==> run a <==
// risc16_core
module risc16_core (
input  logic        clk, reset, start,
output logic        done,
output logic [6:0]  imem_addr,
input  logic [15:0] imem_rdata,
output logic [6:0]  dmem_addr,
output logic        dmem_we,
output logic [15:0] dmem_wdata,
input  logic [15:0] dmem_rdata
);
logic mem_we,reg_we,alusrc,reg_rd,lw_add_e,sw_add_e,lwi,w0,w1,ri;
logic [3:0] status;
logic [6:0] c_mem_addr,d_addr,daddr_in;
logic [15:0] ins, rdata_in;
logic [2:0] alu_cb;
logic [4:0] lw_addr,sw_addr_d, sw_addr_s;
assign ins = imem_rdata;
assign imem_addr = d_addr;
assign dmem_addr = daddr_in;
assign dmem_we = ~ri;
assign dmem_wdata = rdata_in;
control cb(.start(start), .clk(clk), .reset(reset), .status(status), .ins(ins), .alu_cb(alu_cb), .mem_addr(c_mem_addr), .mem_we(mem_we),.reg_we(reg_we),.alusrc(alusrc),.reg_rd(reg_rd),.lw_add_e(lw_add_e),.sw_add_e(sw_add_e),.lwi(lwi),.done(done), .w0(w0), .w1(w1), .lw_addr(lw_addr), .sw_addr_d(sw_addr_d), .sw_addr_s(sw_addr_s));
datapath dp(.clk(clk), .reg_we(reg_we), .alusrc(alusrc), .reg_rd(reg_rd), .lw_add_e(lw_add_e), .sw_add_e(sw_add_e), .lwi(lwi), .alu_cb(alu_cb), .mem_addr(c_mem_addr), .ins(ins), .addr(d_addr), .data(rdata_in), .status(status), .w0(w0), .w1(w1), .reset(reset), .lw_addr(lw_addr), .data_in(dmem_rdata), .daddr(daddr_in), .ri(ri), .sw_addr_d(sw_addr_d), .sw_addr_s(sw_addr_s));
endmodule
export LEC_CHECK = 0
export CAP_MARGIN = 20
export CORE_MARGIN = 2
export CORE_UTILIZATION = 66
export MAX_ROUTING_LAYER = met4
export SETUP_SLACK_MARGIN = -0.48
export SLEW_MARGIN = 20
create_clock -name core_clock -period 6.81 [get_ports {clk}]
run.sh (not shown) runs the stock make flow with config.mk's settings and CLKGATE_MAP_FILE=.
==> run b (differences from run a) <==
==> flow/config.mk (replaced) <==
export PLATFORM = sky130hd
export DESIGN_NAME = risc16_core
export DESIGN_NICKNAME = risc16_core
export VERILOG_FILES = /design/flow/design.v
export SDC_FILE = /design/flow/constraint.sdc
export NUM_CORES = 4
export LEC_CHECK = 0
export CAP_MARGIN = 5
export CELL_PAD_IN_SITES_DETAIL_PLACEMENT = 0
export CELL_PAD_IN_SITES_GLOBAL_PLACEMENT = 1
export CORE_ASPECT_RATIO = 1.22
export CORE_MARGIN = 2
export CORE_UTILIZATION = 61
export GPL_ROUTABILITY_DRIVEN = 0
export GPL_TIMING_DRIVEN = 1
export PLACE_DENSITY_LB_ADDON = 0.22
export SETUP_SLACK_MARGIN = 0.91
export SLEW_MARGIN = 20
export TNS_END_PERCENT = 55
==> flow/constraint.sdc (replaced) <==
create_clock -name core_clock -period 1.82 [get_ports {clk}]
set_input_delay 0.3640 -clock core_clock [delete_from_list [all_inputs] [get_ports {clk}]]
set_output_delay 0.3640 -clock core_clock [all_outputs]
set_load 0.01 [all_outputs]
==> run c (differences from run a) <==
--- a/flow/config.mk
+++ b/flow/config.mk
@@ -9,5 +9,5 @@
 export CORE_MARGIN = 2
 export CORE_UTILIZATION = 66
-export MAX_ROUTING_LAYER = met4
-export SETUP_SLACK_MARGIN = -0.48
+export CTS_CLUSTER_SIZE = 24
+export SETUP_SLACK_MARGIN = -0.04
 export SLEW_MARGIN = 20
==> flow/constraint.sdc (replaced) <==
create_clock -name core_clock -period 5.48 [get_ports {clk}]
set_input_delay 1.0960 -clock core_clock [delete_from_list [all_inputs] [get_ports {clk}]]
set_output_delay 1.0960 -clock core_clock [all_outputs]
set_load 0.01 [all_outputs]
==> results <==
metric	run c	run b	run a
Count of TritonRoute iterations in the first routing pass	-	9	10
Switching share of power	-	0.275	0.272
Status	did not finish	finished with violations	finished with violations
Failing step	5_1_grt	-	-
Violated checks	-	setup timing	setup timing
Critical path's slowest cell	-	mux4_2	a311oi_1
CLK BUF	-	71	76
Power of the sequential group	-	14600 uW	3900 uW
Kind of start point of the critical path	-	register	primary input
Number of antenna cells inserted	-	0	1
Horizontal die dimension	226 um	213 um	226 um
Post-layout worst setup margin	-	-3.66 ns	-0.144 ns
Peak supply drop	-	0.948 mV	0.284 mV
Core Density at Floorplan	0.666	0.616	0.666
Critical Path RT	-	2.14 ns	5.45 ns
Clock transition at path regs	-	0.06 ns	0.05 ns

==> trial 56: inputs <==
Starting RTL as in the previous note.
export LEC_CHECK = 0
export CAP_MARGIN = 20
export CORE_MARGIN = 2
export CORE_UTILIZATION = 40
export SLEW_MARGIN = 20
create_clock -name core_clock -period 6.85 [get_ports {clk}]
==> build 81 (differences from trial 56) <==
- CORE_UTILIZATION: 40 -> 64
- SETUP_SLACK_MARGIN: default -> -0.38
==> flow/constraint.sdc (replaced) <==
create_clock -name core_clock -period 4.72 [get_ports {clk}]
set_input_delay 0.9440 -clock core_clock [delete_from_list [all_inputs] [get_ports {clk}]]
set_output_delay 0.9440 -clock core_clock [all_outputs]
set_load 0.01 [all_outputs]
==> impl_metrics.tcl <==
# collected from the flow reports
set metrics [dict create \
    drv_cap 1 \
    status "failed layout checks" \
    timing.final.max_slew_violations 5 \
    violated_checks "capacitance limit, slew limit, setup timing" \
    setup_ws_ns -0.972 \
    final-setup-viol-count 472 \
]
Source of the figures above: build 81

==> impl_metrics.tcl <==
# collected from the flow reports
set metrics [dict create \
    status "finished clean" \
    setup_ws_ns 0.259 \
    cell_internal_pwr_uw 6490 \
    final-setup-viol-count 0 \
    timing.final.max_slew_violations 0 \
    seqCellArea_mm2 0.0166 \
    drv_cap 0 \
    worst_slew_margin_relative_to_its_limit 0.215 \
]
Source of the figures above: trial 56


==> cedar <==
risc16_core again, from the RTL that the note above started with.
Settings: LEC_CHECK=0, CAP_MARGIN=20, CORE_MARGIN=2, CORE_UTILIZATION=58, CTS_CLUSTER_SIZE=24, SLEW_MARGIN=20; clock period 3.81 ns.
==> inputs of fjord, as changes to cedar <==
Settings changed: CAP_MARGIN 20 to 15, CORE_MARGIN 2 to 9, CORE_UTILIZATION 58 to 40, CTS_CLUSTER_SIZE 24 to 71, HOLD_SLACK_MARGIN set to -0.08, PLACE_DENSITY set to 0.72, SETUP_SLACK_MARGIN set to 0.68, SLEW_MARGIN 20 to 10, TNS_END_PERCENT set to 60.
==> flow/constraint.sdc (replaced) <==
create_clock -name core_clock -period 7.0 [get_ports {clk}]
set_input_delay 1.4000 -clock core_clock [delete_from_list [all_inputs] [get_ports {clk}]]
set_output_delay 1.4000 -clock core_clock [all_outputs]
set_load 0.01 [all_outputs]
==> inputs of xenon, as changes to cedar <==
Settings changed: CORE_UTILIZATION 58 to 25, CTS_CLUSTER_SIZE 24 to not set.
==> flow/constraint.sdc (replaced) <==
create_clock -name core_clock -period 6.85 [get_ports {clk}]
set_input_delay 1.3700 -clock core_clock [delete_from_list [all_inputs] [get_ports {clk}]]
set_output_delay 1.3700 -clock core_clock [all_outputs]
set_load 0.01 [all_outputs]
==> inputs of juniper, as changes to cedar <==
Settings changed: ABC_AREA set to 1, CTS_CLUSTER_SIZE 24 to not set, HOLD_SLACK_MARGIN set to 0.27, SETUP_SLACK_MARGIN set to 0.59.
==> qor summary <==
| item | juniper | fjord | xenon | cedar |
|---|---|---|---|---|
| Detailed-route wire length on metal 1 | 43910 um | 41440 um | 46230 um | 44270 um |
| Final cell area excluding filler cells | 44080 um2 | 38600 um2 | 39120 um2 | 41990 um2 |
| ClkCell Share | 4.607% | 5.128% | 5.258% | 4.786% |
| CP Buf/Inv Count | 23 | 7 | 7 | 11 |
| Outcome | finished with violations | timing/DRC/antenna clean | timing/DRC/antenna clean | finished with violations |
| Reasons for failing layout checks | setup timing | - | - | setup timing |
| Layout-stage area growth over the synthesis result | 39.86% | 19.19% | 20.79% | 29.66% |
| Synthesized-area fraction occupied by xor and xnor cells | 0.5281% | 0.6993% | 0.6993% | 0.6993% |
| Met2 track demand over resource | 74.00% | 36.03% | 28.76% | 65.76% |
| Routed wire per std cell | 28.14 um | 27.81 um | 24.37 um | 29.57 um |
| Number of standard-cell rows in the floorplan | 85 | 103 | 132 | 86 |
| Via count of the first global-routing pass | 32960 | 25930 | 25620 | 28840 |
| Global-route usage over all layers | 47.52% | 23.97% | 17.63% | 43.61% |
| Largest net degree at the start of global routing | 51 | 99 | 43 | 51 |
| Cell internal pwr | 12.03 mW | 6.228 mW | 6.424 mW | 11.82 mW |
| Crit. Startpoint | cb.sw_add_e | imem_rdata[9] | imem_rdata[7] | cb.sw_add_e |
| Share of cell area taken by muxes after synthesis | 0% | 11.63% | 11.63% | 11.63% |
| Synthesized instance count | 3566 | 2934 | 2934 | 2934 |
| Cells in synth_stat.txt | 3566 | 2934 | 2934 | 2934 |
| Mi-comb count | 2520 | 2053 | 2052 | 2056 |
| Final worst hold slack | 0.4496 ns | 0.4572 ns | 0.4527 ns | 0.4577 ns |
| Clock latency (worst-skew pair) | 0.69 ns | 0.67 ns | 0.68 ns | 0.68 ns |
| Avg Inst Size Synth | 8.837 um2 | 11.04 um2 | 11.04 um2 | 11.04 um2 |
| Endpoint of the lowest-slack register-to-register path | cb.status_int[3] | dp.my_reg.myreg[26][14] | dp.my_reg.myreg[16][14] | dp.my_reg.myreg[1][15] |
| Startpoint of the worst register-to-register path | cb.sw_add_e | cb.sw_add_e | cb.sw_addr_s[1] | cb.sw_add_e |

==> inputs of run X <==
Starting RTL as in the previous note.
==> flow/design.v (excerpt) <==
module risc16_core (
input  logic        clk, reset, start,
output logic        done,
output logic [6:0]  imem_addr,
input  logic [15:0] imem_rdata,
output logic [6:0]  dmem_addr,
output logic        dmem_we,
output logic [15:0] dmem_wdata,
input  logic [15:0] dmem_rdata
);
Settings: LEC_CHECK=0, CAP_MARGIN=5, CELL_PAD_IN_SITES_DETAIL_PLACEMENT=0, CORE_ASPECT_RATIO=1.22, CORE_MARGIN=2, CORE_UTILIZATION=71, CTS_CLUSTER_SIZE=49, GPL_ROUTABILITY_DRIVEN=1, GPL_TIMING_DRIVEN=1, MAX_ROUTING_LAYER=met4, PLACE_DENSITY_LB_ADDON=0.0, SETUP_SLACK_MARGIN=0.91, SLEW_MARGIN=20, TNS_END_PERCENT=55; clock period 6.56 ns.
==> run K: changes against run X <==
Settings changed: CAP_MARGIN 5 to 0, CELL_PAD_IN_SITES_DETAIL_PLACEMENT 0 to default, CORE_ASPECT_RATIO 1.22 to default, CORE_UTILIZATION 71 to 40, CTS_CLUSTER_SIZE 49 to default, GPL_ROUTABILITY_DRIVEN 1 to default, GPL_TIMING_DRIVEN 1 to default, HOLD_SLACK_MARGIN from default to -0.08, MAX_ROUTING_LAYER met4 to default, PLACE_DENSITY_LB_ADDON 0.0 to default, SETUP_SLACK_MARGIN 0.91 to 0.14, TNS_END_PERCENT 55 to default.
==> flow/constraint.sdc (replaced) <==
create_clock -name core_clock -period 7.0 [get_ports {clk}]
set_input_delay 1.4000 -clock core_clock [delete_from_list [all_inputs] [get_ports {clk}]]
set_output_delay 1.4000 -clock core_clock [all_outputs]
set_load 0.01 [all_outputs]
==> notes <==
- Run K produced a clean layout. Run X ended with an error in global routing.
- Area after synthesis is the same in run K and run X.
- Synthesized cell count is the same in run X and run K.
- Die size: run X is smaller than run K (43%).
==> figures <==
quantity                                                                run K                       run X
Syn. warnings                                                               4                           4
CTS Root Buffer Type                               sky130_fd_sc_hd__clkbuf_16  sky130_fd_sc_hd__clkbuf_16
Width of the chip                                                      289 um                      197 um
Post-DP HPWL                                                          83.0 mm                     80.8 mm
Die height                                                             289 um                      240 um
Net count of the mapped netlist                                         3,023                       3,023
Core Region                                                        80,300 um2                  45,100 um2
FP Util                                                                 0.403                       0.718
# port buffers                                                             66                          66
Compound-gate portion of the synthesized area                           0.151                       0.151
Setup slack after placement                                        -0.0194 ns                   -0.459 ns
Outcome                                               complete, no violations      stopped before the end
Last stage reached                                                          -              global routing
Instance area at placement                                         36,300 um2                  35,900 um2
Placer's final routability congestion estimate                           1.01                        1.05
Sequential cell area fraction in the yosys report                       0.514                       0.514
CTS buffer count                                                           61                          55
Row cnt                                                                   104                          86
Post-CTS Resized                                                            0                         188
Placed Cells                                                            4,130                       3,676
Chip Area                                                          83,300 um2                  47,300 um2
Post-CTS Setup Inserts                                                      0                          68

==> inputs of job 8304 <==
Starting RTL as in the previous note.
==> flow/config.mk <==
export PLATFORM = sky130hd
export DESIGN_NAME = risc16_core
export DESIGN_NICKNAME = risc16_core
export VERILOG_FILES = /design/flow/design.v
export SDC_FILE = /design/flow/constraint.sdc
export NUM_CORES = 4
export LEC_CHECK = 0
export ABC_AREA = 1
export CAP_MARGIN = 20
export CELL_PAD_IN_SITES_DETAIL_PLACEMENT = 2
export CELL_PAD_IN_SITES_GLOBAL_PLACEMENT = 1
export CORE_ASPECT_RATIO = 0.99
export CORE_MARGIN = 2
export CORE_UTILIZATION = 62
export CTS_CLUSTER_DIAMETER = 394
export CTS_CLUSTER_SIZE = 96
export GPL_ROUTABILITY_DRIVEN = 0
export GPL_TIMING_DRIVEN = 0
export MAX_ROUTING_LAYER = met5
export MIN_ROUTING_LAYER = met2
export SETUP_SLACK_MARGIN = 0.54
export SLEW_MARGIN = 20
==> flow/constraint.sdc <==
create_clock -name core_clock -period 4.04 [get_ports {clk}]
set_input_delay 0.8080 -clock core_clock [delete_from_list [all_inputs] [get_ports {clk}]]
set_output_delay 0.8080 -clock core_clock [all_outputs]
set_load 0.01 [all_outputs]
==> job 8380: changes against job 8304 <==
ABC_AREA = not set   (was 1)
CELL_PAD_IN_SITES_DETAIL_PLACEMENT = not set   (was 2)
CELL_PAD_IN_SITES_GLOBAL_PLACEMENT = not set   (was 1)
CORE_ASPECT_RATIO = not set   (was 0.99)
CORE_UTILIZATION = 59   (was 62)
CTS_CLUSTER_DIAMETER = not set   (was 394)
CTS_CLUSTER_SIZE = not set   (was 96)
GPL_ROUTABILITY_DRIVEN = not set   (was 0)
GPL_TIMING_DRIVEN = not set   (was 0)
MAX_ROUTING_LAYER = not set   (was met5)
MIN_ROUTING_LAYER = not set   (was met2)
SETUP_SLACK_MARGIN = 1.62   (was 0.54)
==> flow/constraint.sdc (replaced) <==
create_clock -name core_clock -period 5.49 [get_ports {clk}]
set_input_delay 1.0980 -clock core_clock [delete_from_list [all_inputs] [get_ports {clk}]]
set_output_delay 1.0980 -clock core_clock [all_outputs]
set_load 0.01 [all_outputs]
==> job 1317: changes against job 8304 <==
CELL_PAD_IN_SITES_DETAIL_PLACEMENT = not set   (was 2)
CORE_ASPECT_RATIO = not set   (was 0.99)
CORE_UTILIZATION = 40   (was 62)
CTS_CLUSTER_DIAMETER = not set   (was 394)
CTS_CLUSTER_SIZE = 68   (was 96)
GPL_ROUTABILITY_DRIVEN = not set   (was 0)
GPL_TIMING_DRIVEN = not set   (was 0)
MAX_ROUTING_LAYER = not set   (was met5)
MIN_ROUTING_LAYER = not set   (was met2)
SETUP_SLACK_MARGIN = not set   (was 0.54)
==> flow/constraint.sdc (replaced) <==
create_clock -name core_clock -period 5.42 [get_ports {clk}]
set_input_delay 1.0840 -clock core_clock [delete_from_list [all_inputs] [get_ports {clk}]]
set_output_delay 1.0840 -clock core_clock [all_outputs]
set_load 0.01 [all_outputs]
==> results.yml <==
# yosys + openroad results
outcome:
  run_status: "complete, no violations"
logic_synthesis:
  adder_share_pct: 2.17
  syn-instance-count: 3566
  yosys_area_um2: 31500
  post_synth_main_logic_family: "simple AND/OR/NAND/NOR gates"
  synthesized_area_um2: 31500
floorplanning:
  core_region_area_um2: 77700
  dieWidth_um: 285
(the above is from job 1317)
==> results.yml <==
# flow metrics
logic_synthesis:
  yosys_area_um2: 31500
  synthesized_area_um2: 31500
  post_synth_main_logic_family: "simple AND/OR/NAND/NOR gates"
  syn-instance-count: 3566
  adder_share_pct: 2.17
outcome:
  run_status: "did not finish"
  stop_stage: "detailed placement"
  error: "Error: detail_place.tcl, 38 bad optional access"
floorplanning:
  core_region_area_um2: 50400
  dieWidth_um: 231
(the above is from job 8304)
==> results.yml <==
# yosys + openroad results
timing:
  setup_violations: 152
  setup_slack_after_layout_ns: -0.146
outcome:
  check_failures: "negative setup slack"
  run_status: "finished with violations"
logic_synthesis:
  ys.flop_type: "edfxtp_1"
  yosys_area_um2: 32400
  adder_share_pct: 2.11
  synthesized_area_um2: 32400
  syn-instance-count: 2934
  post_synth_main_logic_family: "AND-OR/OR-AND gates"
floorplanning:
  core_region_area_um2: 54000
  dieWidth_um: 238
(the above is from job 8380)
Power and IR drop assume default switching activity.
